$ cat design.v
`timescale 1ns/100ps
module conv(
           input Aclk,
           input rst,
           input [7:0] Xin,
           input [7:0] Kin,
           output reg [7:0] Rout,
           output reg result_done
       );
reg [7:0] pattern [9-1:0];
reg [4:0] daddr;
wire pattern_done;
reg [7:0] kernel [4-1:0];
reg [4:0] kaddr;
wire kernel_done;
reg [7:0] result [4-1:0];
reg [4:0] out_cnt;
integer i;
assign pattern_done = (daddr-1>=9) ? 1'd1 : 1'd0;
always@(posedge Aclk)
begin
    if(rst)
    begin
        for(i=0;i<9;i=i+1)
        begin
            pattern[i] <= 7'd0;
        end
        daddr <= 5'd1;   
    end
    else
    begin
        if(pattern_done)
        begin
            pattern[daddr] <= pattern[daddr];
            daddr <= daddr;
        end
        else
        begin
            pattern[daddr-1] <= Xin;
            daddr <= daddr + 5'd1;
        end
    end
end
assign kernel_done = (kaddr-1>=4) ? 1'd1 : 1'd0;
always@(posedge Aclk)
begin
    if(rst)
    begin
        for(i=0;i<4;i=i+1)
        begin
            kernel[i] <= 7'd0;
        end
        kaddr <= 5'd1;
    end
    else
    begin
        if(kernel_done)
        begin
            kernel[kaddr] <= kernel[kaddr];
            kaddr <= kaddr;
        end
        else
        begin
            kernel[kaddr-1] <= Kin;
            kaddr <= kaddr + 5'd1;
        end
    end
end
always@(*)
begin
    if(rst)
    begin
        for(i=0;i<4;i=i+1)
        begin
            result[i] = 7'd0;
        end
    end
    else
    begin
        if(pattern_done & kernel_done)
        begin
            result[0] = pattern[0]*kernel[0] + pattern[1]*kernel[1] + pattern[3]*kernel[2] + pattern[4]*kernel[3];
            result[1] = pattern[1]*kernel[0] + pattern[2]*kernel[1] + pattern[4]*kernel[2] + pattern[5]*kernel[3];
            result[2] = pattern[3]*kernel[0] + pattern[4]*kernel[1] + pattern[6]*kernel[2] + pattern[7]*kernel[3];
            result[3] = pattern[4]*kernel[0] + pattern[5]*kernel[1] + pattern[7]*kernel[2] + pattern[8]*kernel[3];
        end
        else
        begin
            for(i=0;i<4;i=i+1)
            begin
                result[i] = 7'd0;
            end
        end
    end
end
always@(posedge Aclk)
begin
    if(rst)
    begin
        result_done <= 1'd0;
    end
    else
    begin
        if(pattern_done & kernel_done)
        begin
            result_done <= 1'd1;
        end
        else
        begin
            result_done <= result_done;
        end
    end
end
always@(posedge Aclk)
begin
    if(rst)
    begin
        Rout <= 7'd0;
        out_cnt <= 5'd1;
    end
    else
    begin
        if(pattern_done & kernel_done)
        begin
            out_cnt <= out_cnt + 5'd1;
            Rout <= result[out_cnt-1];
        end
        else
        begin
            out_cnt <= 5'd1;
            Rout <= 5'd0;
        end
    end
end
endmodule
$ cat run.sh
#!/bin/bash
# the make line also repeats each setting of config.mk as NAME=value (left out here)
make -C /OpenROAD-flow-scripts/flow DESIGN_CONFIG=/design/flow/config.mk WORK_HOME=/design/flow/orfs CLKGATE_MAP_FILE= finish
$ cat config.mk
export PLATFORM = sky130hd
export DESIGN_NAME = conv
export DESIGN_NICKNAME = conv
export VERILOG_FILES = /design/flow/design.v
export SDC_FILE = /design/flow/constraint.sdc
export NUM_CORES = 4
export LEC_CHECK = 0
export ABC_AREA = 1
export CAP_MARGIN = 20
export CORE_MARGIN = 2
export CORE_UTILIZATION = 72
export CTS_CLUSTER_DIAMETER = 205
export CTS_CLUSTER_SIZE = 73
export PLACE_DENSITY_LB_ADDON = 0.03
export SLEW_MARGIN = 20
$ cat constraint.sdc
create_clock -name core_clock -period 6.03 [get_ports {Aclk}]
set_input_delay 1.2060 -clock core_clock [delete_from_list [all_inputs] [get_ports {Aclk}]]
set_output_delay 1.2060 -clock core_clock [all_outputs]
set_load 0.01 [all_outputs]
==> flow_metrics.tcl, run 1 <==
# yosys + openroad results
set metrics [dict create \
    hold_depth 1 \
    die_area_sq_mm 0.03331 \
    hold_viol 0 \
    cp.arrival_ns 7.06 \
    cp_common_cell "fa_1" \
    antenna_left 0 \
    hpwl_microns 59680 \
    synth-edff-count 104 \
    drv_cap 0 \
    grt.overflow.total 0 \
    netlist_area_sq_mm 0.02294 \
    ff_type "edfxtp_1" \
    finalCritPeriodShare 1.114 \
    yosysTopAreaCellShare 0.2513 \
    layout.nets 3895 \
    numClockSinks 125 \
    grt_pass1_wl_microns 115800 \
    port_buffers 26 \
    logic_area_sq_mm 0.01558 \
    cts_tree "yes" \
    area_leaders "fa_1 (25%), nand2_1 (16%), inv_1 (15%)" \
    ys_sh_adder 0.3942 \
    worstSetupPathType "register to register" \
    finalInstanceArea_sq_mm 0.02615 \
    worst-path-buf-inv 8 \
    place.gp.congestion 1.030 \
    clkTransAtPathRegs_ns 0.07 \
    r2r_start "kernel[0][4]" \
    tightestPinTransition_ns 0.8666 \
    post-route-min-period_ns 6.717 \
    insertion_delay_ns 0.46 \
    cts_buffers 17 \
    syn_inst 3138 \
    top_cell "nand2_1" \
    cp_max_fo 5 \
    register_area_sq_mm 0.003543 \
    rsz0062_at_grt "true" \
    yosysChipArea_sq_mm 0.02294 \
    ioPinCount 27 \
    cp.required_ns 6.37 \
    worst_slack_ns -0.6867 \
    hold_ws_ns 0.4405 \
    pre_cts_slack_ns -0.6391 \
    cts.path.max_buffers 2 \
    drt_first_iter_violations 2185 \
    fillers 2014 \
    ys_async_sr_fraction 0 \
    tool_warnings 36 \
    outcome "failed layout checks" \
    rr_worst_depth 29 \
    firstDrtPassIters 9 \
    fp_util 0.7289 \
    r2r-end "Rout[7]" \
    grt_pass1_vias 21630 \
    core_region_area_sq_mm 0.03147 \
    antenna_found_initial 3 \
    start_kind "register" \
    slowest_delay_ns 0.61 \
    synth-cells-yosys 3138 \
    viasPerCell 5.584 \
    drc 0 \
    cpLargestDelayFamily "adder cells" \
    track_usage 0.4678 \
    end_kind "register" \
    holdPathEnd "out_cnt[0]" \
    utilization 0.8309 \
    top_area_cell "fa_1" \
    mux_share 0 \
    max_freq_ghz 0.1489 \
    area_growth_pct 13.99 \
    crit_path_start "kernel[0][4]" \
    critPathSlowestCell "fa_1" \
    so.violations "setup timing" \
    synth_cell_types 41 \
    via_count 20910 \
    die_w_microns 182.5 \
    setup_viol 3 \
    dpl-instance-area_sq_mm 0.02509 \
    grt_max_degree 26 \
    fin_skew_ns 0.02190 \
    numSynthFlops 125 \
    dieHeight_microns 182.5 \
    wl_microns 75090 \
    ys.warnings.count 2 \
    hp-class "register to register" \
    synth.cellmix.simpleShare 0.2209 \
    xor_share 0.04227 \
    common_cells "nand2_1 (960), inv_1 (918), fa_1 (288)" \
    rows 65 \
    wl_per_cell_microns 20.06 \
    slew_violations 0 \
    r2r_slack_ns -0.69 \
    h-tree-depth 4 \
    worst-path-stages 29 \
    crit_end "Rout[7]" \
    holdCritStartpoint "out_cnt[0]" \
    top_logic_kind "adder cells" \
    avgSynthCellArea_sq_um 7.311 \
    syn-num-nets 3706 \
    yosys.stat.seqShare 0.1545 \
    ctsRootBufferMaster "clkbuf_16" \
    maxSlewHeadroom 0.4216 \
    compound_area_frac 0.01418 \
]
## through the flow
stage               instances  TNS [ns]
finish                   3744    -1.242
floorplan                3138   -0.3022
CTS                      3724   -0.8958
detailed placement       3678    -1.197
global route             3741    -1.966
global placement         3678   -0.9319
## area by class of cell
type                       instances  area share
multi-input combinational       1973      0.5956
clock buffer                      17     0.01627
clock inverter                    14    0.007368
timing repair buffer             278     0.09196
inverter                         932      0.1338
tap                              402     0.01923
sequential                       125      0.1355
antenna                            3   0.0002871
## layer usage
| layer | GRT usage | up-vias | wire [microns] | share of wire |
|---|---|---|---|---|
| li1 | - | 9375 | - | - |
| met1 | 0.5896 | 9789 | 27220 | 0.36 |
| met2 | 0.7167 | 1424 | 32450 | 0.43 |
| met3 | 0.1515 | 318 | 10660 | 0.14 |
| met4 | 0.2571 | 2 | 4750 | 0.063 |
| met5 | 0 | - | 8 | 0.00011 |
## repair_timing
item	in CTS	in global routing
resized	19	30
endpoints found under the setup margin	3	4
pin swaps	22	85
setup buffers	14	15
hold buffers	0	0
cloned	1	1
==> run 2: changes to the inputs <==
Settings changed: ABC_AREA 1 to default, CAP_MARGIN 20 to 0, CORE_ASPECT_RATIO from default to 0.71, CTS_CLUSTER_SIZE 73 to default, SETUP_SLACK_MARGIN from default to 0.94.
Clock period 6.03 ns to 6.45 ns, I/O delays scaled along.
==> run 2 against run 1 <==
Against the previous run: the layout still fails its checks (setup timing); count of clock-buffer cells in the layout is 5 higher; critical path depth is 1 lower; core utilization is 2.3 points higher; worst setup slack improved by 0.23 ns; first-iteration DRC count fell by 14%; synthesized cell count decreased by 28%; register-to-register slack gained 0.23 ns; critical path type unchanged; highest routed layer unchanged.
==> flow_metrics.tcl, run 2 <==
# yosys + openroad results
set metrics [dict create \
    avgSynthCellArea_sq_um 9.368 \
    area_growth_pct 17.76 \
    grt.overflow.total 0 \
    synth_cell_types 43 \
    ys_async_sr_fraction 0 \
    hold_depth 2 \
    yosysChipArea_sq_mm 0.02129 \
    place.gp.congestion 1.011 \
    ctsRootBufferMaster "clkbuf_16" \
    drc 0 \
    die_area_sq_mm 0.03099 \
    yosysTopAreaCellShare 0.2708 \
    core_region_area_sq_mm 0.02938 \
    antenna_found_initial 4 \
    crit_end "Rout[7]" \
    top_area_cell "fa_1" \
    die_w_microns 208.1 \
    so.violations "setup timing" \
    ff_type "edfxtp_1" \
    insertion_delay_ns 0.44 \
    tool_warnings 36 \
    post-route-min-period_ns 6.909 \
    viasPerCell 5.816 \
    syn-num-nets 2841 \
    compound_area_frac 0.01498 \
    top_cell "inv_1" \
    ys_sh_adder 0.4247 \
    end_kind "register" \
    hold_ws_ns 0.4924 \
    clkTransAtPathRegs_ns 0.07 \
    utilization 0.8536 \
    ioPinCount 27 \
    layout.nets 3053 \
    max_freq_ghz 0.1447 \
    grt_pass1_vias 18010 \
    yosys.stat.seqShare 0.1664 \
    netlist_area_sq_mm 0.02129 \
    drt_first_iter_violations 1879 \
    logic_area_sq_mm 0.01614 \
    cp_common_cell "fa_1" \
    grt_pass1_wl_microns 103300 \
    critPathSlowestCell "fa_1" \
    tns_ns -0.7436 \
    worst_slack_ns -0.4590 \
    via_count 16770 \
    cp.required_ns 6.77 \
    outcome "failed layout checks" \
    holdCritStartpoint "result_done" \
    track_usage 0.4550 \
    hpwl_microns 51850 \
    h-tree-depth 4 \
    antenna_left 0 \
    firstDrtPassIters 6 \
    common_cells "inv_1 (446), and2_1 (395), fa_1 (288), nand2_1 (288), ha_1 (262)" \
    cp_max_fo 4 \
    cts.path.max_buffers 2 \
    cts_tree "yes" \
    fp_util 0.7249 \
    ys.warnings.count 2 \
    finalCritPeriodShare 1.071 \
    r2r_slack_ns -0.46 \
    top_logic_kind "adder cells" \
    grt_max_degree 33 \
    rows 53 \
    wl_microns 67260 \
    cts_buffers 17 \
    hp-class "register to register" \
    tightestPinTransition_ns 0.8163 \
    rr_worst_depth 28 \
    worstSetupPathType "register to register" \
    dieHeight_microns 148.9 \
    r2r-end "Rout[7]" \
    start_kind "register" \
    cpLargestDelayFamily "adder cells" \
    n_antenna_cell 0 \
    holdPathEnd "result_done" \
    numClockSinks 125 \
    synth.cellmix.simpleShare 0.1869 \
    crit_path_start "pattern[4][1]" \
    worst-path-buf-inv 10 \
    hold_buffers 0 \
    synth-edff-count 104 \
    rsz0062_at_grt "true" \
    xor_share 0.1106 \
    synth-cells-yosys 2273 \
    hold_viol 0 \
    slew_violations 0 \
    cp.arrival_ns 7.23 \
    slowest_delay_ns 0.51 \
    area_leaders "fa_1 (27%), ha_1 (15%), edfxtp_1 (15%)" \
    drv_cap 0 \
    numSynthFlops 125 \
    pre_cts_slack_ns -0.5156 \
    r2r_start "pattern[4][1]" \
    fin_skew_ns 0.01411 \
    maxSlewHeadroom 0.4513 \
    port_buffers 26 \
    register_area_sq_mm 0.003543 \
    setup_viol 3 \
    fillers 1609 \
    wl_per_cell_microns 23.33 \
    syn_inst 2273 \
    worst-path-stages 28 \
    mux_share 0.0004701 \
]
## run 2: through the flow
stage | std cells | instance area [sq um]
3_5_place_dp | 2809 | 23680
2_1_floorplan | 2273 | 21580
6_report | 2883 | 25080
4_1_cts | 2877 | 24970
3_3_place_gp | 2809 | 23680
5_1_grt | 2883 | 25080
## run 2: layout make-up
| class | instances | share of cell area |
|---|---|---|
| tap | 385 | 0.01921 |
| timing repair buffer | 285 | 0.1067 |
| clock buffer | 22 | 0.01771 |
| inverter | 446 | 0.06676 |
| sequential | 125 | 0.1413 |
| clock inverter | 10 | 0.004641 |
| multi-input combinational | 1610 | 0.6437 |
## run 2: metal layers
metal	global-route usage	part of all wire
met5	0	0.00040
met4	0.2043	0.051
met3	0.1499	0.14
met2	0.6815	0.42
met1	0.6086	0.38
## run 2: what timing repair did
action                                  4_1_cts  5_1_grt
setup buffers                                33        6
endpoints found under the hold margin         0        0
gates cloned                                  3        0
gates resized                                70       10
endpoints found under the setup margin        5        5
pin swaps                                    63       26
==> run 3: changes to the inputs <==
Settings changed: CAP_MARGIN 0 to 20, CORE_ASPECT_RATIO 0.71 to default, CORE_UTILIZATION 72 to 66, CTS_CLUSTER_DIAMETER 205 to default, CTS_CLUSTER_SIZE from default to 32, PLACE_DENSITY_LB_ADDON 0.03 to default, SETUP_SLACK_MARGIN 0.94 to 1.53, TNS_END_PERCENT from default to 5.
Clock period 6.45 ns to 5.28 ns, I/O delays scaled along.
==> run 3 against run 2 <==
Against the previous run: cell count is 0.35% higher; synthesized cell count stayed put; fmax is 1.6% higher; critical path depth is 4 lower; still fails the layout checks on setup timing; largest cell class unchanged; sequential share of layout area is 0.25 points higher; via count is 4.3% lower; final area is 1.7% lower; hold slack worse by 0.016 ns.
==> flow_metrics.tcl, run 3 <==
# yosys + openroad results
set metrics [dict create \
    drc 0 \
    rr_worst_depth 24 \
    crit_path_start "kernel[0][3]" \
    antenna_found_initial 0 \
    area_growth_pct 15.72 \
    ioPinCount 27 \
    xor_share 0.1106 \
    r2r_slack_ns -1.52 \
    fillers 2206 \
    yosys.stat.seqShare 0.1664 \
    hold_viol 0 \
    worstSetupPathType "register to register" \
    start_kind "register" \
    cts_tree "yes" \
    pre_cts_slack_ns -1.556 \
    tool_warnings 38 \
    max_freq_ghz 0.1471 \
    top_area_cell "fa_1" \
    rsz0062_at_grt "true" \
    avgSynthCellArea_sq_um 9.368 \
    drt_first_iter_violations 1465 \
    wl_microns 62490 \
    holdPathEnd "result_done" \
    end_kind "register" \
    tightestPinTransition_ns 0.7802 \
    synth-cells-yosys 2273 \
    numSynthFlops 125 \
    dieHeight_microns 183.6 \
    hold_buffers 0 \
    setup_viol 5 \
    worst_slack_ns -1.518 \
    grt_max_degree 25 \
    so.violations "setup timing" \
    hpwl_microns 50770 \
    outcome "failed layout checks" \
    ys.warnings.count 2 \
    numClockSinks 125 \
    dr_wl_met3_microns 5943 \
    crit_chain "buf_6 > buf_4 > and2_1 > fa_1 > inv_1 > fa_1 > fa_1 > fa_1 > fa_1 > inv_1 > fa_1 > fa_1 > inv_1 > fa_1 > inv_2 > ha_4 > a21o_1 > a21oi_4 > xnor2_1 > xnor2_1 > xnor3_1 > xnor3_1 > a22oi_2 > a21boi_2" \
    fin_skew_ns 0.02311 \
    yosysTopAreaCellShare 0.2708 \
    post-route-min-period_ns 6.798 \
    cpLargestDelayFamily "adder cells" \
    common_cells "inv_1 (446), and2_1 (395), fa_1 (288), nand2_1 (288), ha_1 (262)" \
    syn_inst 2273 \
    via_count 16040 \
    finalCritPeriodShare 1.287 \
    cp_max_fo 7 \
    wirelength_met1_microns 24460 \
    r2r_start "kernel[0][3]" \
    viasPerCell 5.545 \
    ys_sh_adder 0.4247 \
    drv_cap 0 \
    cts_buffers 17 \
    h-tree-depth 4 \
    ctsRootBufferMaster "clkbuf_16" \
    cp_common_cell "fa_1" \
    syn-num-nets 2841 \
    holdCritStartpoint "result_done" \
    wl_per_cell_microns 21.60 \
    cp.arrival_ns 7.10 \
    grt_pass1_wl_microns 96790 \
    core_region_area_sq_mm 0.03164 \
    clkTransAtPathRegs_ns 0.05 \
    firstDrtPassIters 8 \
    highest_layer "met4" \
    insertion_delay_ns 0.44 \
    slew_violations 0 \
    synth.cellmix.simpleShare 0.1869 \
    rows 65 \
    crit_end "Rout[7]" \
    r2r-end "Rout[7]" \
    track_usage 0.3916 \
    area_leaders "fa_1 (27%), ha_1 (15%), edfxtp_1 (15%)" \
    top_cell "inv_1" \
    place.gp.congestion 0.9976 \
    yosysChipArea_sq_mm 0.02129 \
    cts.path.max_buffers 2 \
    worst-path-buf-inv 6 \
    ys_async_sr_fraction 0 \
    fp_util 0.6731 \
    die_w_microns 183.6 \
    met2WireLength_microns 28800 \
    die_area_sq_mm 0.03372 \
    compound_area_frac 0.01498 \
    hold_depth 2 \
    layout.nets 3044 \
    hp-class "register to register" \
    ff_type "edfxtp_1" \
    synth-edff-count 104 \
    netlist_area_sq_mm 0.02129 \
    port_buffers 26 \
    cp.required_ns 5.58 \
    utilization 0.7789 \
    synth_cell_types 43 \
    maxSlewHeadroom 0.4798 \
    top_logic_kind "adder cells" \
    slowest_delay_ns 0.51 \
    grt.overflow.total 0 \
    critPathSlowestCell "fa_1" \
    mux_share 0.0004701 \
    worst-path-stages 24 \
    antenna_left 0 \
    grt_pass1_vias 17170 \
]
## run 3: timing repair
item | CTS | global route
pin swaps | 39 | 11
setup buffers | 9 | 2
setup endpoints to repair | 7 | 7
cloned | 1 | 0
gates resized | 25 | 3
## run 3: stage by stage
step	hold WS [ns]	std cells	cell area [sq um]	setup TNS (ns)
after global routing	0.4974	2891	24640	-7.193
after CTS	0.4787	2889	24570	-5.842
after global placement	0.4563	2847	23780	-5.524
after floorplan	0.4719	2273	21560	-2.962
final	0.4768	2893	24640	-6.051
after detailed placement	0.4693	2847	23780	-5.976
## run 3: routing by layer
metal / up-vias / global-route usage
li1: 7187 / -
met1: 7889 / 0.5105
met2: 781 / 0.6386
met3: 185 / 0.07330
met4: 0 / 0.1786
met5: - / 0
## run 3: final cells by class
| type | instances | area [sq um] | share of cell area |
|---|---|---|---|
| clock inverters | 14 | 126.4 | 0.005128 |
| well taps | 402 | 503.0 | 0.02041 |
| clock buffers | 18 | 429.2 | 0.01742 |
| diodes | 2 | 5.005 | 0.0002031 |
| inverters | 446 | 1674 | 0.06794 |
| repair buffers | 276 | 2417 | 0.09810 |
| flip-flops and latches | 125 | 3543 | 0.1438 |
| multi-input cells | 1610 | 15940 | 0.6470 |
==> run 4: changes to the inputs <==
Settings changed: CAP_MARGIN 20 to 25, CORE_ASPECT_RATIO from default to 0.5, CORE_UTILIZATION 66 to 46, CTS_CLUSTER_DIAMETER from default to 230, CTS_CLUSTER_SIZE 32 to 100, GPL_ROUTABILITY_DRIVEN from default to 0, HOLD_SLACK_MARGIN from default to 0.15, PLACE_DENSITY_LB_ADDON from default to 0.3, SETUP_SLACK_MARGIN 1.53 to default, SLEW_MARGIN 20 to 0, TNS_END_PERCENT 5 to 10.
Clock period 5.28 ns to 10.0 ns, I/O delays scaled along.
==> run 4 against run 3 <==
Against the previous run: the run now finishes clean; non-clock buffer count fell by 220; synthesized cell count did not move; sequential share of layout area rose by 1.2 points; critical path type unchanged.
==> flow_metrics.tcl, run 4 <==
# yosys + openroad results
set metrics [dict create \
    yosysTopAreaCellShare 0.2708 \
    postCtsSetupRepairBufs 0 \
    top_cell "inv_1" \
    grt_pass1_vias 15580 \
    ctsRootBufferMaster "clkbuf_16" \
    hold_depth 2 \
    cp.required_ns 10.32 \
    die_area_sq_mm 0.04813 \
    fp_util 0.4688 \
    critPathSlowestCell "edfxtp_1" \
    worstSetupPathType "register to register" \
    worst_slack_ns 2.282 \
    grtUsageMet3 0.05854 \
    slowest_delay_ns 0.93 \
    tool_warnings 33 \
    rsz0062_at_grt "false" \
    finalCritPeriodShare 0.7718 \
    hpwl_microns 44880 \
    register_area_sq_mm 0.003543 \
    ys_sh_adder 0.4247 \
    synth_cell_types 43 \
    xor_share 0.1106 \
    tightestPinTransition_ns 1.095 \
    numSynthFlops 125 \
    ys_async_sr_fraction 0 \
    area_leaders "fa_1 (27%), ha_1 (15%), edfxtp_1 (15%)" \
    ff_type "edfxtp_1" \
    drc 0 \
    cts.path.max_buffers 2 \
    outcome "no timing/DRC/antenna violations" \
    rows 55 \
    antenna_left 0 \
    r2r_slack_ns 2.28 \
    crit_path_start "kernel[3][0]" \
    top_area_cell "fa_1" \
    via_count 14980 \
    common_cells "inv_1 (446), and2_1 (395), fa_1 (288), nand2_1 (288), ha_1 (262)" \
    hold_viol 0 \
    port_buffers 26 \
    avgSynthCellArea_sq_um 9.368 \
    tns_ns 0 \
    ys.warnings.count 2 \
    die_w_microns 308.3 \
    cts_tree "yes" \
    clkTransAtPathRegs_ns 0.08 \
    fin_skew_ns 0.02223 \
    r2r_start "kernel[3][0]" \
    holdPathEnd "result_done" \
    cp_max_fo 20 \
    synth.cellmix.simpleShare 0.1869 \
    track_usage 0.2636 \
    netlist_area_sq_mm 0.02129 \
    syn-num-nets 2841 \
    met1_usage 0.3820 \
    yosysChipArea_sq_mm 0.02129 \
    ioPinCount 27 \
    mux_share 0.0004701 \
    grt_pass1_wl_microns 93320 \
    top_usage_layer "met2" \
    maxSlewHeadroom 0.2702 \
    wl_per_cell_microns 21.11 \
    core_region_area_sq_mm 0.04542 \
    holdCritStartpoint "result_done" \
    worst-path-stages 23 \
    slew_violations 0 \
    area_growth_pct 6.833 \
    crit_chain "buf_4 > and2_1 > fa_1 > fa_1 > inv_1 > fa_1 > inv_1 > fa_1 > fa_1 > fa_1 > fa_1 > inv_1 > fa_1 > inv_1 > ha_1 > a21o_1 > a21oi_1 > xnor2_1 > xnor2_1 > xnor3_1 > xnor3_1 > a21oi_1 > a21boi_2" \
    grt.overflow.total 0 \
    setup_viol 0 \
    r2r-end "Rout[7]" \
    layout.nets 2824 \
    synth-edff-count 104 \
    fillers 4229 \
    use_met2 0.3921 \
    yosys.stat.seqShare 0.1664 \
    pre_cts_slack_ns 2.321 \
    h-tree-depth 4 \
    synth-cells-yosys 2273 \
    top_logic_kind "adder cells" \
    start_kind "register" \
    viasPerCell 5.223 \
    dieHeight_microns 156.1 \
    compound_area_frac 0.01498 \
    drv_cap 0 \
    end_kind "register" \
    crit_end "Rout[7]" \
    post-route-min-period_ns 7.718 \
    cp.arrival_ns 8.04 \
    cp_common_cell "fa_1" \
    hp-class "register to register" \
    syn_inst 2273 \
    worst-path-buf-inv 5 \
    insertion_delay_ns 0.43 \
    grt_max_degree 33 \
    firstDrtPassIters 5 \
    max_freq_ghz 0.1296 \
    cpLargestDelayFamily "adder cells" \
    antenna_found_initial 3 \
    logic_area_sq_mm 0.01571 \
    rr_worst_depth 23 \
    cts_resized 0 \
    cts_buffers 17 \
    drt_first_iter_violations 1319 \
    hold_buffers 0 \
    wl_microns 60550 \
    numClockSinks 125 \
]
==> run 4: routing by layer <==
metal  share of wire  vias up  routed length, microns
met4           0.031        4                    1902
li1                -     6741                       -
met2            0.41      700                   24830
met1            0.45     7404                   27260
met5         0.00036        -                      22
met3            0.11      130                    6542
==> run 4: area by class of cell <==
| cell class | instances | share of cell area |
|---|---|---|
| Timing Repair Buffer | 56 | 0.02222 |
| Multi-Input combinational cell | 1610 | 0.6905 |
| Inverter | 446 | 0.07359 |
| Clock inverter | 13 | 0.005885 |
| Clock buffer | 19 | 0.01903 |
| Sequential cell | 125 | 0.1558 |
| Antenna cell | 1 | 0.0001100 |
| Tap cell | 598 | 0.03289 |
==> run 4: metrics by stage <==
stage          instances  hold WS [ns]  utilization  area [sq um]
2_1_floorplan       2273        0.4719            -         21290
3_3_place_gp        2834        0.4786       0.4877         22150
3_5_place_dp        2834        0.4886       0.4877         22150
4_1_cts             2866        0.4990       0.5002         22720
5_1_grt             2867        0.5204       0.5008         22750
6_report            2868        0.4897       0.5009         22750
==> run 5: changes to the inputs <==
Settings changed: ABC_AREA from default to 1, CAP_MARGIN 25 to 15, CELL_PAD_IN_SITES_DETAIL_PLACEMENT from default to 1, CORE_ASPECT_RATIO 0.5 to 0.89, CORE_MARGIN 2 to 3, CORE_UTILIZATION 46 to 70, CTS_CLUSTER_DIAMETER 230 to default, CTS_CLUSTER_SIZE 100 to 50, GPL_ROUTABILITY_DRIVEN 0 to default, GPL_TIMING_DRIVEN from default to 0, HOLD_SLACK_MARGIN 0.15 to default, MAX_ROUTING_LAYER from default to met4, PLACE_DENSITY_LB_ADDON 0.3 to default, SETUP_SLACK_MARGIN from default to 0.06, SLEW_MARGIN 0 to 20.
Clock period 10.0 ns to 4.33 ns, I/O delays scaled along.
==> run 5 against run 4 <==
Against the previous run: the run now fails in 3_5_place_dp; synthesized cell count rose by 38%; die size fell by 27%; area after synthesis rose by 7.7%.
==> flow_metrics.tcl, run 5 <==
# metrics dict for downstream scripts
set metrics [dict create \
    outcome "aborted with a tool error" \
    lastStage "3_5_place_dp" \
    error "[ERROR DPL-0033] detailed placement checks failed during check placement." \
    top_area_cell "fa_1" \
    ys_async_sr_fraction 0 \
    netlist_area_sq_mm 0.02294 \
    syn-num-nets 3706 \
    ff_type "edfxtp_1" \
    dieHeight_microns 176.8 \
    top_logic_kind "adder cells" \
    ys_sh_adder 0.3942 \
    synth_cell_types 41 \
    ys.warnings.count 2 \
    avgSynthCellArea_sq_um 7.311 \
    rows 61 \
    compound_area_frac 0.01418 \
    top_cell "nand2_1" \
    place.gp.congestion 1.076 \
    fp_util 0.7226 \
    synth-edff-count 104 \
    synth-cells-yosys 3138 \
    xor_share 0.04227 \
    mux_share 0 \
    common_cells "nand2_1 (960), inv_1 (918), fa_1 (288)" \
    numSynthFlops 125 \
    yosysTopAreaCellShare 0.2513 \
    die_w_microns 197.9 \
    ioPinCount 27 \
    core_region_area_sq_mm 0.03175 \
    port_buffers 25 \
    yosys.stat.seqShare 0.1545 \
    synth.cellmix.simpleShare 0.2209 \
    area_leaders "fa_1 (25%), nand2_1 (16%), inv_1 (15%)" \
    syn_inst 3138 \
    die_area_sq_mm 0.03499 \
    yosysChipArea_sq_mm 0.02294 \
]
run 5: per-stage QoR:
| stage | cells | hold WS (ns) |
|---|---|---|
| 2_1_floorplan | 3138 | 0.3990 |
| 3_3_place_gp | 3572 | 0.4143 |
==> run 6: changes to the inputs <==
Settings changed: ABC_AREA 1 to default, CAP_MARGIN 15 to 20, CELL_PAD_IN_SITES_DETAIL_PLACEMENT 1 to default, CORE_ASPECT_RATIO 0.89 to default, CORE_MARGIN 3 to 2, CORE_UTILIZATION 70 to 72, CTS_CLUSTER_DIAMETER from default to 224, CTS_CLUSTER_SIZE 50 to 82, GPL_TIMING_DRIVEN 0 to default, MAX_ROUTING_LAYER met4 to default, PLACE_DENSITY_LB_ADDON from default to 0.0, SETUP_SLACK_MARGIN 0.06 to 0.63, TNS_END_PERCENT 10 to 60.
Clock period 4.33 ns to 6.63 ns, I/O delays scaled along.
==> run 6 against run 5 <==
Against the previous run: die size shrank 11%; synthesized cell count is 28% lower; now fails the layout checks on setup timing; area after synthesis fell by 7.2%.
==> flow_metrics.tcl, run 6 <==
# yosys + openroad results
set metrics [dict create \
    hold_depth 2 \
    common_cells "inv_1 (446), and2_1 (395), fa_1 (288), nand2_1 (288), ha_1 (262)" \
    wl_per_cell_microns 22.53 \
    drt_first_iter_violations 1757 \
    rr_worst_depth 24 \
    r2r_start "pattern[7][4]" \
    grt_max_degree 33 \
    grt_pass1_vias 17570 \
    cp_max_fo 6 \
    die_w_microns 176.0 \
    hp-class "register to register" \
    hold_buffers 0 \
    cts_buffers 17 \
    layout.nets 2969 \
    yosys.stat.seqShare 0.1664 \
    area_leaders "fa_1 (27%), ha_1 (15%), edfxtp_1 (15%)" \
    xor_share 0.1106 \
    ys_sh_adder 0.4247 \
    cpLargestDelayFamily "adder cells" \
    insertion_delay_ns 0.45 \
    netlist_area_sq_mm 0.02129 \
    dpl-instance-area_sq_mm 0.02316 \
    grt.overflow.total 0 \
    port_buffers 26 \
    syn_inst 2273 \
    ys_async_sr_fraction 0 \
    maxSlewHeadroom 0.3030 \
    clkTransAtPathRegs_ns 0.07 \
    h-tree-depth 4 \
    outcome "failed layout checks" \
    drc 0 \
    slew_violations 0 \
    so.violations "setup timing" \
    top_cell "inv_1" \
    firstDrtPassIters 7 \
    rows 62 \
    worst_slack_ns -0.1512 \
    cp.required_ns 6.97 \
    synth_cell_types 43 \
    critPathSlowestCell "edfxtp_1" \
    dieHeight_microns 176.0 \
    cp_common_cell "fa_1" \
    top_logic_kind "adder cells" \
    finalCritPeriodShare 1.023 \
    ctsRootBufferMaster "clkbuf_16" \
    end_kind "register" \
    numClockSinks 125 \
    holdCritStartpoint "result_done" \
    syn-num-nets 2841 \
    synth-cells-yosys 2273 \
    ioPinCount 27 \
    tool_warnings 36 \
    setup_viol 1 \
    numSynthFlops 125 \
    mux_share 0.0004701 \
    crit_chain "buf_6 > nand2_1 > fa_1 > inv_1 > ha_1 > inv_1 > fa_1 > fa_1 > inv_1 > fa_1 > fa_1 > fa_1 > inv_1 > fa_1 > inv_2 > fa_2 > a21o_1 > a21oi_2 > xnor2_2 > xnor2_1 > xnor3_1 > xnor3_1 > a21oi_2 > a21boi_2" \
    yosysChipArea_sq_mm 0.02129 \
    drv_cap 0 \
    antenna_found_initial 1 \
    worst-path-buf-inv 6 \
    core_region_area_sq_mm 0.02894 \
    register_area_sq_mm 0.003543 \
    tightestPinTransition_ns 1.046 \
    hpwl_microns 48920 \
    cp.arrival_ns 7.12 \
    rsz0062_at_grt "true" \
    synth.cellmix.simpleShare 0.1869 \
    logic_area_sq_mm 0.01590 \
    via_count 16200 \
    slowest_delay_ns 0.62 \
    grt_pass1_wl_microns 96990 \
    worst-path-stages 24 \
    crit_path_start "pattern[7][4]" \
    worstSetupPathType "register to register" \
    ff_type "edfxtp_1" \
    start_kind "register" \
    finalInstanceArea_sq_mm 0.02413 \
    fin_skew_ns 0.01880 \
    top_area_cell "fa_1" \
    avgSynthCellArea_sq_um 9.368 \
    ys.warnings.count 2 \
    crit_end "Rout[7]" \
    yosysTopAreaCellShare 0.2708 \
    max_freq_ghz 0.1475 \
    r2r_slack_ns -0.15 \
    cts_tree "yes" \
    cts.path.max_buffers 2 \
    r2r-end "Rout[7]" \
    hold_viol 0 \
    viasPerCell 5.788 \
    hold_ws_ns 0.4890 \
    track_usage 0.4259 \
    antenna_left 0 \
    area_growth_pct 13.32 \
    fillers 1781 \
    synth-edff-count 104 \
    wl_microns 63060 \
    utilization 0.8340 \
    place.gp.congestion 0.9949 \
    die_area_sq_mm 0.03097 \
    holdPathEnd "result_done" \
    compound_area_frac 0.01498 \
    post-route-min-period_ns 6.781 \
    fp_util 0.7359 \
]
==> run 6: area by class of cell <==
type | instances | area share
tap | 384 | 0.01991
timing repair buffer | 201 | 0.08006
multi-input combinational | 1610 | 0.6587
clock inverter | 14 | 0.007207
clock buffer | 18 | 0.01778
sequential | 125 | 0.1468
inverter | 446 | 0.06938
antenna | 1 | 0.0001037
==> run 6: repair_timing <==
| action | 4_1_cts | 5_1_grt |
|---|---|---|
| buffers inserted | 12 | 9 |
| pin swaps | 28 | 16 |
| cloned | 1 | 1 |
| endpoints found under the setup margin | 5 | 5 |
| gates resized | 28 | 9 |
==> run 6: stage by stage <==
stage,setup WS [ns],TNS [ns],instances
after global routing,-0.3490,-0.5029,2798
after global placement,-0.05846,-0.05846,2743
after floorplan,0.2832,0,2273
final,-0.1512,-0.1512,2799
after detailed placement,-0.2132,-0.2132,2743
after CTS,-0.09962,-0.09962,2788
==> run 6: layer usage <==
| metal | track usage | share of wire |
|---|---|---|
| met5 | 0 | 0 |
| met4 | 0.1915 | 0.061 |
| met3 | 0.1036 | 0.11 |
| met1 | 0.5394 | 0.37 |
| met2 | 0.6987 | 0.46 |
==> run 7: changes to the inputs <==
Settings changed: CAP_MARGIN 20 to 25, CORE_UTILIZATION 72 to 40, CTS_CLUSTER_DIAMETER 224 to 392, CTS_CLUSTER_SIZE 82 to 100, PLACE_DENSITY_LB_ADDON 0.0 to default, SETUP_SLACK_MARGIN 0.63 to default, SLEW_MARGIN 20 to 0, TNS_END_PERCENT 60 to 20.
Clock period 6.63 ns to 10.0 ns, I/O delays scaled along.
==> run 7 against run 6 <==
Against the previous run: die size up 78%; non-clock buffer count shrank 144; synthesized cell count did not move; core utilization decreased by 40 points; the run now finishes clean; wire length decreased by 3.3%; sequential cell count unchanged.
==> flow_metrics.tcl, run 7 <==
# yosys + openroad results
set metrics [dict create \
    crit_path_start "kernel[3][2]" \
    common_cells "inv_1 (446), and2_1 (395), fa_1 (288), nand2_1 (288), ha_1 (262)" \
    synth-cells-yosys 2273 \
    use_met2 0.3623 \
    via_count 15000 \
    worstSetupPathType "register to register" \
    numClockSinks 125 \
    ctsRootBufferMaster "clkbuf_16" \
    ys_async_sr_fraction 0 \
    dieHeight_microns 234.7 \
    hold_viol 0 \
    post-route-min-period_ns 7.748 \
    grt.overflow.total 0 \
    antenna_found_initial 0 \
    antenna_left 0 \
    hp-class "register to register" \
    ff_type "edfxtp_1" \
    slowest_delay_ns 0.83 \
    r2r_slack_ns 2.25 \
    numSynthFlops 125 \
    yosysChipArea_sq_mm 0.02129 \
    cp_max_fo 13 \
    top_logic_kind "adder cells" \
    crit_chain "buf_4 > nand2_1 > fa_1 > inv_1 > fa_1 > inv_1 > fa_1 > fa_1 > inv_1 > fa_1 > fa_1 > fa_1 > inv_1 > fa_1 > inv_1 > ha_1 > a21o_1 > a21oi_1 > xnor2_1 > xnor2_1 > xnor2_1 > xnor3_1 > a21oi_1 > a21boi_2" \
    synth_cell_types 43 \
    dpl-instance-area_sq_mm 0.02229 \
    grt_max_degree 33 \
    drt_first_iter_violations 1275 \
    tns_ns 0 \
    cts_buffers 17 \
    avgSynthCellArea_sq_um 9.368 \
    holdCritStartpoint "result_done" \
    finalCritPeriodShare 0.7748 \
    finalInstanceArea_sq_mm 0.02293 \
    hold_depth 2 \
    layout.nets 2825 \
    cp_common_cell "fa_1" \
    wl_per_cell_microns 20.61 \
    yosysTopAreaCellShare 0.2708 \
    r2r-end "Rout[7]" \
    drv_cap 0 \
    cts_resized 0 \
    slew_violations 0 \
    r2r_start "kernel[3][2]" \
    wl_microns 60980 \
    area_growth_pct 7.685 \
    syn_inst 2273 \
    insertion_delay_ns 0.44 \
    max_freq_ghz 0.1291 \
    top_area_cell "fa_1" \
    grtUsageMet3 0.03195 \
    core_region_area_sq_mm 0.05255 \
    rr_worst_depth 24 \
    mux_share 0.0004701 \
    grt_pass1_wl_microns 94960 \
    worst-path-buf-inv 6 \
    hpwl_microns 45050 \
    maxSlewHeadroom 0.3664 \
    h-tree-depth 4 \
    top_cell "inv_1" \
    port_buffers 26 \
    die_area_sq_mm 0.05510 \
    tightestPinTransition_ns 0.9504 \
    track_usage 0.2267 \
    netlist_area_sq_mm 0.02129 \
    fp_util 0.4052 \
    cpLargestDelayFamily "adder cells" \
    end_kind "register" \
    viasPerCell 5.070 \
    synth-edff-count 104 \
    die_w_microns 234.7 \
    fillers 5130 \
    finalNonFillerCells 2959 \
    xor_share 0.1106 \
    outcome "no timing/DRC/antenna violations" \
    hold_buffers 0 \
    crit_end "Rout[7]" \
    synth.cellmix.simpleShare 0.1869 \
    compound_area_frac 0.01498 \
    met1_usage 0.3210 \
    worst-path-stages 24 \
    top_usage_layer "met2" \
    yosys.stat.seqShare 0.1664 \
    syn-num-nets 2841 \
    cts_tree "yes" \
    rsz0062_at_grt "false" \
    drc 0 \
    cts.path.max_buffers 2 \
    clkTransAtPathRegs_ns 0.07 \
    area_leaders "fa_1 (27%), ha_1 (15%), edfxtp_1 (15%)" \
    tool_warnings 33 \
    firstDrtPassIters 7 \
    cp.required_ns 10.37 \
    grt_pass1_vias 16000 \
    cp.arrival_ns 8.12 \
    start_kind "register" \
    setup_viol 0 \
    ys.warnings.count 2 \
    utilization 0.4364 \
    place.gp.congestion 0.8695 \
    fin_skew_ns 0.01408 \
    rows 84 \
    ys_sh_adder 0.4247 \
    critPathSlowestCell "edfxtp_1" \
    ioPinCount 27 \
    postCtsSetupRepairBufs 0 \
    holdPathEnd "result_done" \
    dp.cells 2926 \
]
[run 7: area by class of cell]
| type | instances | area (sq um) | share of cell area |
|---|---|---|---|
| Multi-Input combinational cell | 1610 | 15710 | 0.6851 |
| Timing Repair Buffer | 57 | 500.5 | 0.02183 |
| Antenna cell | 1 | 2.502 | 0.0001091 |
| Tap cell | 688 | 860.8 | 0.03754 |
| Sequential cell | 125 | 3543 | 0.1545 |
| Clock buffer | 22 | 518.0 | 0.02259 |
| Clock inverter | 10 | 122.6 | 0.005347 |
| Inverter | 446 | 1674 | 0.07301 |
[run 7: metrics by stage]
stage	hold WS (ns)	setup slack, ns
6_report	0.4908	2.252
5_1_grt	0.5336	1.953
4_1_cts	0.4944	2.251
3_5_place_dp	0.4707	2.274
3_3_place_gp	0.4602	2.407
2_1_floorplan	0.4719	2.954
[run 7: per-layer routing]
| layer | vias up | routed length, microns |
|---|---|---|
| met4 | 0 | 1822 |
| met2 | 644 | 27570 |
| met1 | 7485 | 26650 |
| met3 | 128 | 4938 |
| li1 | 6745 | - |
| met5 | - | 0 |
==> run 8: changes to the inputs <==
Settings changed: CAP_MARGIN 25 to 20, CORE_ASPECT_RATIO from default to 1.18, CORE_UTILIZATION 40 to 30, CTS_CLUSTER_DIAMETER 392 to default, CTS_CLUSTER_SIZE 100 to default, MAX_ROUTING_LAYER from default to met4, PLACE_DENSITY_LB_ADDON from default to 0.04, SLEW_MARGIN 0 to 20, TNS_END_PERCENT 20 to default.
Clock period 10.0 ns to 4.72 ns, I/O delays scaled along.
==> run 8 against run 7 <==
Against the previous run: now fails the layout checks on setup timing; global-route usage increased by 0.10 points; cell count grew 17%; register-to-register slack worse by 4.5 ns; critical path type unchanged; largest cell class unchanged.
==> flow_metrics.tcl, run 8 <==
# yosys + openroad results
set metrics [dict create \
    slowest_delay_ns 0.57 \
    antenna_found_initial 4 \
    hold_viol 0 \
    via_count 15460 \
    dieHeight_microns 293.4 \
    top_area_cell "fa_1" \
    cpLargestDelayFamily "adder cells" \
    die_w_microns 249.3 \
    worstSetupPathType "register to register" \
    holdPathEnd "result_done" \
    track_usage 0.2277 \
    worst-path-stages 21 \
    grt_pass1_wl_microns 115600 \
    yosysChipArea_sq_mm 0.02129 \
    cp.arrival_ns 7.36 \
    crit_end "Rout[7]" \
    syn_inst 2273 \
    end_kind "register" \
    post-route-min-period_ns 6.949 \
    numClockSinks 125 \
    start_kind "register" \
    ff_type "edfxtp_1" \
    tool_warnings 36 \
    rr_worst_depth 21 \
    dp.cells 3396 \
    fp_util 0.3018 \
    drv_cap 0 \
    outcome "failed layout checks" \
    maxSlewHeadroom 0.4029 \
    layout.nets 3098 \
    top_cell "inv_1" \
    max_freq_ghz 0.1439 \
    slew_violations 0 \
    synth-cells-yosys 2273 \
    firstDrtPassIters 5 \
    hold_buffers 0 \
    ys_async_sr_fraction 0 \
    hp-class "register to register" \
    synth-edff-count 104 \
    grt_max_degree 20 \
    drt_first_iter_violations 845 \
    r2r-end "Rout[7]" \
    wl_microns 78250 \
    cp_max_fo 13 \
    insertion_delay_ns 0.46 \
    fin_skew_ns 0.02676 \
    synth.cellmix.simpleShare 0.1869 \
    hpwl_microns 64450 \
    cts_tree "yes" \
    finalNonFillerCells 3462 \
    setup_viol 6 \
    h-tree-depth 4 \
    synth_cell_types 43 \
    rows 106 \
    cts.path.max_buffers 2 \
    grt.overflow.total 0 \
    critPathSlowestCell "fa_1" \
    die_area_sq_mm 0.07314 \
    avgSynthCellArea_sq_um 9.368 \
    xor_share 0.1106 \
    top_logic_kind "adder cells" \
    ioPinCount 27 \
    cp.required_ns 5.13 \
    yosysTopAreaCellShare 0.2708 \
    ys_sh_adder 0.4247 \
    finalCritPeriodShare 1.472 \
    hold_ws_ns 0.4770 \
    worst_slack_ns -2.229 \
    antenna_left 0 \
    netlist_area_sq_mm 0.02129 \
    holdCritStartpoint "result_done" \
    common_cells "inv_1 (446), and2_1 (395), fa_1 (288), nand2_1 (288), ha_1 (262)" \
    pre_cts_slack_ns -2.479 \
    grt_pass1_vias 17240 \
    viasPerCell 4.466 \
    numSynthFlops 125 \
    area_growth_pct 23.40 \
    ctsRootBufferMaster "clkbuf_16" \
    crit_chain "buf_12 > buf_4 > and2_1 > fa_1 > fa_1 > fa_1 > inv_1 > fa_1 > fa_1 > fa_1 > fa_1 > fa_1 > inv_1 > ha_1 > a21oi_2 > xnor2_1 > xnor2_1 > xnor2_1 > xnor3_1 > a21oi_2 > a21boi_2" \
    so.violations "setup timing" \
    clkTransAtPathRegs_ns 0.07 \
    hold_depth 2 \
    syn-num-nets 2841 \
    r2r_start "kernel[3][4]" \
    ys.warnings.count 2 \
    cts_buffers 17 \
    worst-path-buf-inv 4 \
    port_buffers 26 \
    drc 0 \
    r2r_slack_ns -2.23 \
    tightestPinTransition_ns 0.8929 \
    rsz0062_at_grt "true" \
    mux_share 0.0004701 \
    area_leaders "fa_1 (27%), ha_1 (15%), edfxtp_1 (15%)" \
    cp_common_cell "fa_1" \
    compound_area_frac 0.01498 \
    core_region_area_sq_mm 0.07056 \
    yosys.stat.seqShare 0.1664 \
    wl_per_cell_microns 22.60 \
    place.gp.congestion 0.8685 \
    crit_path_start "kernel[3][4]" \
]
[run 8: cell type report]
cell class	instances	area, sq um
Antenna cell	2	5.005
Clock buffer	18	429.2
Clock inverter	13	101.3
Fill cell	7210	44280
Inverter	446	1674
Multi-Input combinational cell	1610	16320
Sequential cell	125	3543
Tap cell	918	1149
Timing Repair Buffer	330	3054
[run 8: per-stage QoR]
| step | setup TNS [ns] | util | area (sq um) |
|---|---|---|---|
| global route | -10.03 | 0.3724 | 26270 |
| detailed placement | -9.764 | 0.3523 | 24860 |
| CTS | -9.096 | 0.3690 | 26040 |
| floorplan | -5.402 | - | 21610 |
| finish | -8.730 | 0.3724 | 26280 |
| global placement | -9.744 | 0.3523 | 24860 |
[run 8: repair_timing]
item | in CTS | in global routing
resized | 88 | 27
cloned | 1 | 0
hold endpoints to repair | 0 | 0
pin swaps | 77 | 70
setup endpoints to repair | 6 | 6
buffers inserted | 25 | 9
[run 8: routing by layer]
| metal | up-vias | GRT usage | part of all wire | wire (microns) |
|---|---|---|---|---|
| met5 | - | - | 0 | 0 |
| met4 | 0 | 0.05304 | 0.021 | 1616 |
| met3 | 85 | 0.02436 | 0.033 | 2573 |
| met2 | 295 | 0.3863 | 0.49 | 38720 |
| met1 | 7787 | 0.2925 | 0.45 | 35330 |
| li1 | 7295 | - | - | - |
==> run 9: changes to the inputs <==
Settings changed: ABC_AREA from default to 1, CORE_ASPECT_RATIO 1.18 to default, CORE_UTILIZATION 30 to 72, CTS_CLUSTER_DIAMETER from default to 400, MAX_ROUTING_LAYER met4 to default, PLACE_DENSITY from default to 0.4, PLACE_DENSITY_LB_ADDON 0.04 to default, TNS_END_PERCENT from default to 15.
Clock period 4.72 ns to 4.36 ns, I/O delays scaled along.
==> run 9 against run 8 <==
Against the previous run: the layout still fails its checks (setup timing); count of clock-buffer cells in the layout fell by 1; wire length is 3.7% lower; critical path depth rose by 11; area after synthesis up 7.7%.
==> flow_metrics.tcl, run 9 <==
# yosys + openroad results
set metrics [dict create \
    outcome "failed layout checks" \
    so.violations "setup timing" \
    cp.required_ns 4.71 \
    avgSynthCellArea_sq_um 7.311 \
    dr_wl_met3_microns 10470 \
    viasPerCell 5.617 \
    via_count 21170 \
    top_area_cell "fa_1" \
    slowest_delay_ns 0.59 \
    wl_microns 75330 \
    critPathSlowestCell "fa_1" \
    yosysTopAreaCellShare 0.2513 \
    core_region_area_sq_mm 0.03147 \
    fp_util 0.7289 \
    cpLargestDelayFamily "adder cells" \
    mux_share 0 \
    crit_path_start "pattern[4][1]" \
    firstDrtPassIters 7 \
    grt.overflow.total 0 \
    highest_layer "met5" \
    fin_skew_ns 0.03606 \
    logic_area_sq_mm 0.01554 \
    cp_max_fo 6 \
    max_freq_ghz 0.1470 \
    ys_sh_adder 0.3942 \
    slew_violations 0 \
    area_growth_pct 14.44 \
    rows 65 \
    track_usage 0.4674 \
    port_buffers 26 \
    synth.cellmix.simpleShare 0.2209 \
    worstSetupPathType "register to register" \
    xor_share 0.04227 \
    place.gp.congestion 1.040 \
    register_area_sq_mm 0.003543 \
    holdPathEnd "out_cnt[0]" \
    r2r_slack_ns -2.44 \
    end_kind "register" \
    yosys.stat.seqShare 0.1545 \
    cts_buffers 17 \
    hold_viol 0 \
    post-route-min-period_ns 6.803 \
    insertion_delay_ns 0.48 \
    cp.arrival_ns 7.15 \
    syn-num-nets 3706 \
    cts.path.max_buffers 2 \
    tool_warnings 38 \
    wl_per_cell_microns 19.99 \
    antenna_found_initial 1 \
    common_cells "nand2_1 (960), inv_1 (918), fa_1 (288)" \
    drv_cap 0 \
    die_area_sq_mm 0.03331 \
    tns_ns -9.468 \
    synth-edff-count 104 \
    maxSlewHeadroom 0.4945 \
    area_leaders "fa_1 (25%), nand2_1 (16%), inv_1 (15%)" \
    worst_slack_ns -2.443 \
    grt_pass1_vias 21720 \
    ctsRootBufferMaster "clkbuf_16" \
    drc 0 \
    finalNonFillerCells 3768 \
    synth_cell_types 41 \
    fillers 1943 \
    ioPinCount 27 \
    cts_tree "yes" \
    synth-cells-yosys 3138 \
    crit_end "Rout[7]" \
    compound_area_frac 0.01418 \
    finalCritPeriodShare 1.560 \
    dp.cells 3719 \
    start_kind "register" \
    numSynthFlops 125 \
    worst-path-stages 32 \
    top_logic_kind "adder cells" \
    die_w_microns 182.5 \
    hp-class "register to register" \
    r2r-end "Rout[7]" \
    r2r_start "pattern[4][1]" \
    ys.warnings.count 2 \
    yosysChipArea_sq_mm 0.02294 \
    holdCritStartpoint "out_cnt[0]" \
    numClockSinks 125 \
    ff_type "edfxtp_1" \
    hpwl_microns 60350 \
    grt_max_degree 25 \
    clkTransAtPathRegs_ns 0.07 \
    hold_depth 1 \
    tightestPinTransition_ns 0.7536 \
    grt_pass1_wl_microns 115700 \
    setup_viol 6 \
    hold_buffers 0 \
    met2WireLength_microns 32730 \
    layout.nets 3920 \
    syn_inst 3138 \
    dieHeight_microns 182.5 \
    top_cell "nand2_1" \
    worst-path-buf-inv 8 \
    cp_common_cell "fa_1" \
    rsz0062_at_grt "true" \
    utilization 0.8342 \
    netlist_area_sq_mm 0.02294 \
    h-tree-depth 4 \
    drt_first_iter_violations 2508 \
    rr_worst_depth 32 \
    wirelength_met1_microns 27510 \
    ys_async_sr_fraction 0 \
    hold_ws_ns 0.4493 \
    antenna_left 0 \
]
-- run 9: timing repair --
item / in CTS / in global routing
buffers inserted: 6 / 8
pin swaps: 32 / 20
cloned: 1 / 1
setup endpoints to repair: 6 / 6
resized: 14 / 12
-- run 9: through the flow --
stage | worst slack, ns | cell area [sq um]
6_report | -2.443 | 26260
5_1_grt | -2.678 | 26250
4_1_cts | -2.294 | 26130
3_5_place_dp | -2.360 | 25440
3_3_place_gp | -2.268 | 25440
2_1_floorplan | -1.972 | 23160
-- run 9: layout make-up --
type / instances / share of cell area
Multi-Input combinational cell: 1973 / 0.5920
Sequential cell: 125 / 0.1350
Inverter: 932 / 0.1332
Timing Repair Buffer: 303 / 0.09903
Tap cell: 402 / 0.01916
Clock buffer: 17 / 0.01620
Clock inverter: 15 / 0.005290
Antenna cell: 1 / 0.00009531
-- run 9: routing by layer --
layer,global-route usage,up-vias
li1,-,9429
met1,0.5964,9953
met2,0.7256,1417
met3,0.1373,365
met4,0.2419,2
met5,0,-
==> run 10: changes to the inputs <==
Settings changed: ABC_AREA 1 to default, CAP_MARGIN 20 to 15, CORE_ASPECT_RATIO from default to 1.85, CORE_UTILIZATION 72 to 57, CTS_CLUSTER_DIAMETER 400 to 345, CTS_CLUSTER_SIZE from default to 48, GPL_ROUTABILITY_DRIVEN from default to 0, GPL_TIMING_DRIVEN from default to 0, HOLD_SLACK_MARGIN from default to 0.15, MIN_ROUTING_LAYER from default to met1, PLACE_DENSITY 0.4 to default, PLACE_DENSITY_LB_ADDON from default to 0.12, SETUP_SLACK_MARGIN from default to -0.57, TNS_END_PERCENT 15 to default.
Clock period 4.36 ns to 8.99 ns, I/O delays scaled along.
==> run 10 against run 9 <==
Against the previous run: now clean on timing, DRC and antenna; sequential share of layout area increased by 2.1 points; global-route usage decreased by 10 points; non-clock buffer count decreased by 186; clock skew decreased by 0.016 ns; wire length decreased by 9.7%; first-iteration DRC count decreased by 63%; register-to-register slack improved by 2.7 ns; largest cell class unchanged.
==> flow_metrics.tcl, run 10 <==
# yosys + openroad results
set metrics [dict create \
    cts_resized 0 \
    ff_type "edfxtp_1" \
    fillers 3337 \
    n_antenna_cell 0 \
    hold_depth 2 \
    core_region_area_sq_mm 0.03700 \
    hpwl_microns 54790 \
    common_cells "inv_1 (446), and2_1 (395), fa_1 (288), nand2_1 (288), ha_1 (262)" \
    area_growth_pct 6.863 \
    syn-num-nets 2841 \
    max_freq_ghz 0.1149 \
    drv_cap 0 \
    layout.nets 2885 \
    dieHeight_microns 266.9 \
    hold_viol 0 \
    avgSynthCellArea_sq_um 9.368 \
    fin_skew_ns 0.02017 \
    antenna_left 0 \
    finalInstanceArea_sq_mm 0.02276 \
    clkTransAtPathRegs_ns 0.06 \
    crit_path_start "kernel[3][3]" \
    via_count 15730 \
    tightestPinTransition_ns 1.050 \
    postCtsSetupRepairBufs 0 \
    worst-path-stages 25 \
    cp_common_cell "fa_1" \
    grt_max_degree 17 \
    cpLargestDelayFamily "adder cells" \
    antenna_found_initial 1 \
    top_logic_kind "adder cells" \
    yosys.stat.seqShare 0.1664 \
    holdCritStartpoint "result_done" \
    utilization 0.6151 \
    netlist_area_sq_mm 0.02129 \
    ys_sh_adder 0.4247 \
    h-tree-depth 4 \
    cp.arrival_ns 9.02 \
    area_leaders "fa_1 (27%), ha_1 (15%), edfxtp_1 (15%)" \
    rr_worst_depth 25 \
    crit_end "Rout[7]" \
    ctsRootBufferMaster "clkbuf_16" \
    xor_share 0.1106 \
    cts.path.max_buffers 2 \
    synth.cellmix.simpleShare 0.1869 \
    logic_area_sq_mm 0.01571 \
    synth_cell_types 43 \
    worst-path-buf-inv 7 \
    slew_violations 0 \
    rsz0062_at_grt "false" \
    r2r_slack_ns 0.29 \
    top_cell "inv_1" \
    compound_area_frac 0.01498 \
    r2r_start "kernel[3][3]" \
    finalCritPeriodShare 0.9680 \
    drt_first_iter_violations 939 \
    start_kind "register" \
    critPathSlowestCell "clkbuf_1" \
    tns_ns 0 \
    finalNonFillerCells 2820 \
    rows 96 \
    grt_pass1_vias 17200 \
    ys.warnings.count 2 \
    fp_util 0.5756 \
    synth-cells-yosys 2273 \
    ioPinCount 27 \
    slowest_delay_ns 0.74 \
    insertion_delay_ns 0.45 \
    port_buffers 25 \
    grt_pass1_wl_microns 101900 \
    yosysChipArea_sq_mm 0.02129 \
    register_area_sq_mm 0.003543 \
    numSynthFlops 125 \
    hold_buffers 0 \
    end_kind "register" \
    viasPerCell 5.579 \
    maxSlewHeadroom 0.2942 \
    hold_ws_ns 0.4771 \
    ys_async_sr_fraction 0 \
    top_area_cell "fa_1" \
    dp.cells 2788 \
    hp-class "register to register" \
    firstDrtPassIters 8 \
    cp.required_ns 9.31 \
    numClockSinks 125 \
    setup_viol 0 \
    post-route-min-period_ns 8.702 \
    yosysTopAreaCellShare 0.2708 \
    cts_buffers 17 \
    dpl-instance-area_sq_mm 0.02216 \
    wl_microns 68040 \
    syn_inst 2273 \
    outcome "no timing/DRC/antenna violations" \
    holdPathEnd "result_done" \
    synth-edff-count 104 \
    track_usage 0.3641 \
    drc 0 \
    r2r-end "Rout[7]" \
    die_area_sq_mm 0.03899 \
    mux_share 0.0004701 \
    worstSetupPathType "register to register" \
    die_w_microns 146.1 \
    grt.overflow.total 0 \
    cp_max_fo 10 \
    tool_warnings 33 \
    cts_tree "yes" \
    wl_per_cell_microns 24.13 \
]
[run 10: final cells by class]
class / instances / area share
inverters: 446 / 0.07357
clock buffers: 17 / 0.01869
plain buffers: 92 / 0.01617
multi-input cells: 1610 / 0.6903
clock inverters: 15 / 0.007588
flip-flops and latches: 125 / 0.1557
repair buffers: 25 / 0.01100
well taps: 490 / 0.02694
[run 10: stage by stage]
stage | setup WS, ns
finish | 0.2876
global route | 0.008558
CTS | 0.4401
detailed placement | 0.4870
global placement | 0.4768
floorplan | 1.944
[run 10: routing by layer]
layer,up-vias,track usage,wire [microns]
met5,-,0,17
met2,747,0.6175,33050
li1,6874,-,-
met3,339,0.07111,4706
met4,2,0.3498,8253
met1,7771,0.3713,22010
==> run 11: changes to the inputs <==
Settings changed: CAP_MARGIN 15 to 25, CELL_PAD_IN_SITES_DETAIL_PLACEMENT from default to 2, CELL_PAD_IN_SITES_GLOBAL_PLACEMENT from default to 3, CORE_ASPECT_RATIO 1.85 to 0.69, CORE_MARGIN 2 to 7, CORE_UTILIZATION 57 to 29, CTS_CLUSTER_SIZE 48 to 14, PLACE_DENSITY_LB_ADDON 0.12 to 0.07, SETUP_SLACK_MARGIN -0.57 to 1.83, SLEW_MARGIN 20 to 30, TNS_END_PERCENT from default to 90.
==> run 11 against run 10 <==
Against the previous run: count of clock-buffer cells in the layout did not move; via count rose by 2.9%; highest routed layer unchanged.
==> flow_metrics.tcl, run 11 <==
# yosys + openroad results
set metrics [dict create \
    outcome "no timing/DRC/antenna violations" \
    worst-path-buf-inv 6 \
    holdCritStartpoint "result_done" \
    numClockSinks 125 \
    common_cells "inv_1 (446), and2_1 (395), fa_1 (288), nand2_1 (288), ha_1 (262)" \
    cpLargestDelayFamily "adder cells" \
    cp_max_fo 10 \
    hold_depth 2 \
    cts_buffers 17 \
    drc 0 \
    start_kind "register" \
    fp_util 0.2931 \
    antenna_left 0 \
    syn_inst 2273 \
    drt_first_iter_violations 1097 \
    syn-num-nets 2841 \
    grt_pass1_wl_microns 136000 \
    grt_pass1_vias 18000 \
    worst-path-stages 23 \
    rows 82 \
    slew_violations 0 \
    dieHeight_microns 239.1 \
    max_freq_ghz 0.1341 \
    firstDrtPassIters 5 \
    worstSetupPathType "register to register" \
    synth-cells-yosys 2273 \
    crit_chain "buf_12 > clkbuf_8 > and2_1 > fa_2 > fa_1 > inv_1 > fa_1 > inv_1 > fa_1 > fa_2 > fa_1 > fa_2 > inv_2 > fa_1 > inv_2 > ha_4 > a21o_1 > a21oi_4 > xnor2_2 > xnor2_1 > xnor3_2 > a22oi_2 > a21boi_2" \
    top_cell "inv_1" \
    ys_sh_adder 0.4247 \
    yosys.stat.seqShare 0.1664 \
    ff_type "edfxtp_1" \
    port_buffers 25 \
    rsz0062_at_grt "true" \
    wl_per_cell_microns 28.34 \
    holdPathEnd "result_done" \
    cts_tree "yes" \
    rr_worst_depth 23 \
    track_usage 0.2374 \
    antenna_found_initial 16 \
    pre_cts_slack_ns -0.5927 \
    hpwl_microns 71950 \
    r2r-end "Rout[7]" \
    maxSlewHeadroom 0.3903 \
    r2r_slack_ns 1.53 \
    slowest_delay_ns 0.67 \
    avgSynthCellArea_sq_um 9.368 \
    drv_cap 0 \
    utilization 0.3443 \
    yosysChipArea_sq_mm 0.02129 \
    die_w_microns 340.2 \
    post-route-min-period_ns 7.459 \
    clkTransAtPathRegs_ns 0.07 \
    grt_max_degree 17 \
    ys_async_sr_fraction 0 \
    tool_warnings 35 \
    cp.arrival_ns 7.78 \
    top_logic_kind "adder cells" \
    r2r_start "kernel[3][2]" \
    area_growth_pct 17.45 \
    cp.required_ns 9.31 \
    worst_slack_ns 1.531 \
    ctsRootBufferMaster "clkbuf_16" \
    synth_cell_types 43 \
    critPathSlowestCell "fa_2" \
    compound_area_frac 0.01498 \
    area_leaders "fa_1 (27%), ha_1 (15%), edfxtp_1 (15%)" \
    wl_microns 95800 \
    setup_viol 0 \
    end_kind "register" \
    grt.overflow.total 0 \
    synth-edff-count 104 \
    finalCritPeriodShare 0.8297 \
    netlist_area_sq_mm 0.02129 \
    cts.path.max_buffers 2 \
    fin_skew_ns 0.01487 \
    hp-class "register to register" \
    crit_end "Rout[7]" \
    h-tree-depth 4 \
    layout.nets 2957 \
    crit_path_start "kernel[3][2]" \
    xor_share 0.1106 \
    die_area_sq_mm 0.08134 \
    yosysTopAreaCellShare 0.2708 \
    numSynthFlops 125 \
    hold_viol 0 \
    viasPerCell 4.791 \
    tightestPinTransition_ns 0.9146 \
    cp_common_cell "fa_1" \
    ioPinCount 27 \
    mux_share 0.0004701 \
    ys.warnings.count 2 \
    insertion_delay_ns 0.45 \
    top_area_cell "fa_1" \
    fillers 8017 \
    hold_ws_ns 0.4913 \
    synth.cellmix.simpleShare 0.1869 \
    via_count 16200 \
    core_region_area_sq_mm 0.07264 \
]
==> run 11: layout make-up <==
class,count,area (sq um),area share
Antenna cell,12,30.03,0.001201
Buffer,92,1127,0.04508
Clock buffer,17,425.4,0.01701
Clock inverter,15,145.1,0.005803
Inverter,446,1674,0.06694
Multi-Input combinational cell,1610,15970,0.6386
Sequential cell,125,3543,0.1417
Tap cell,966,1209,0.04833
Timing Repair Buffer,97,884.6,0.03537
==> run 11: timing repair <==
| action | 4_1_cts | 5_1_grt |
|---|---|---|
| buffers inserted | 66 | 5 |
| hold buffers | 0 | 0 |
| pin swaps | 54 | 35 |
| gates cloned | 1 | 0 |
| resized | 231 | 23 |
| endpoints found under the setup margin | 5 | 3 |
==> run 11: stage by stage <==
stage | instance area (sq um) | setup TNS (ns) | std cells
floorplan | 21290 | 0 | 2273
global placement | 22750 | -0.6385 | 3264
detailed placement | 22770 | -0.5927 | 3264
CTS | 24870 | 0 | 3363
global route | 24980 | 0 | 3368
finish | 25010 | 0 | 3380
==> run 11: per-layer routing <==
layer  wire [microns]  part of all wire  up-vias  global-route usage
li1                 -                 -     7052                   -
met1            48520              0.51     8634              0.3625
met2            39760              0.42      424              0.3564
met3             5726             0.060       83             0.03627
met4             1764             0.018        2             0.04171
met5               20           0.00021        -                   0
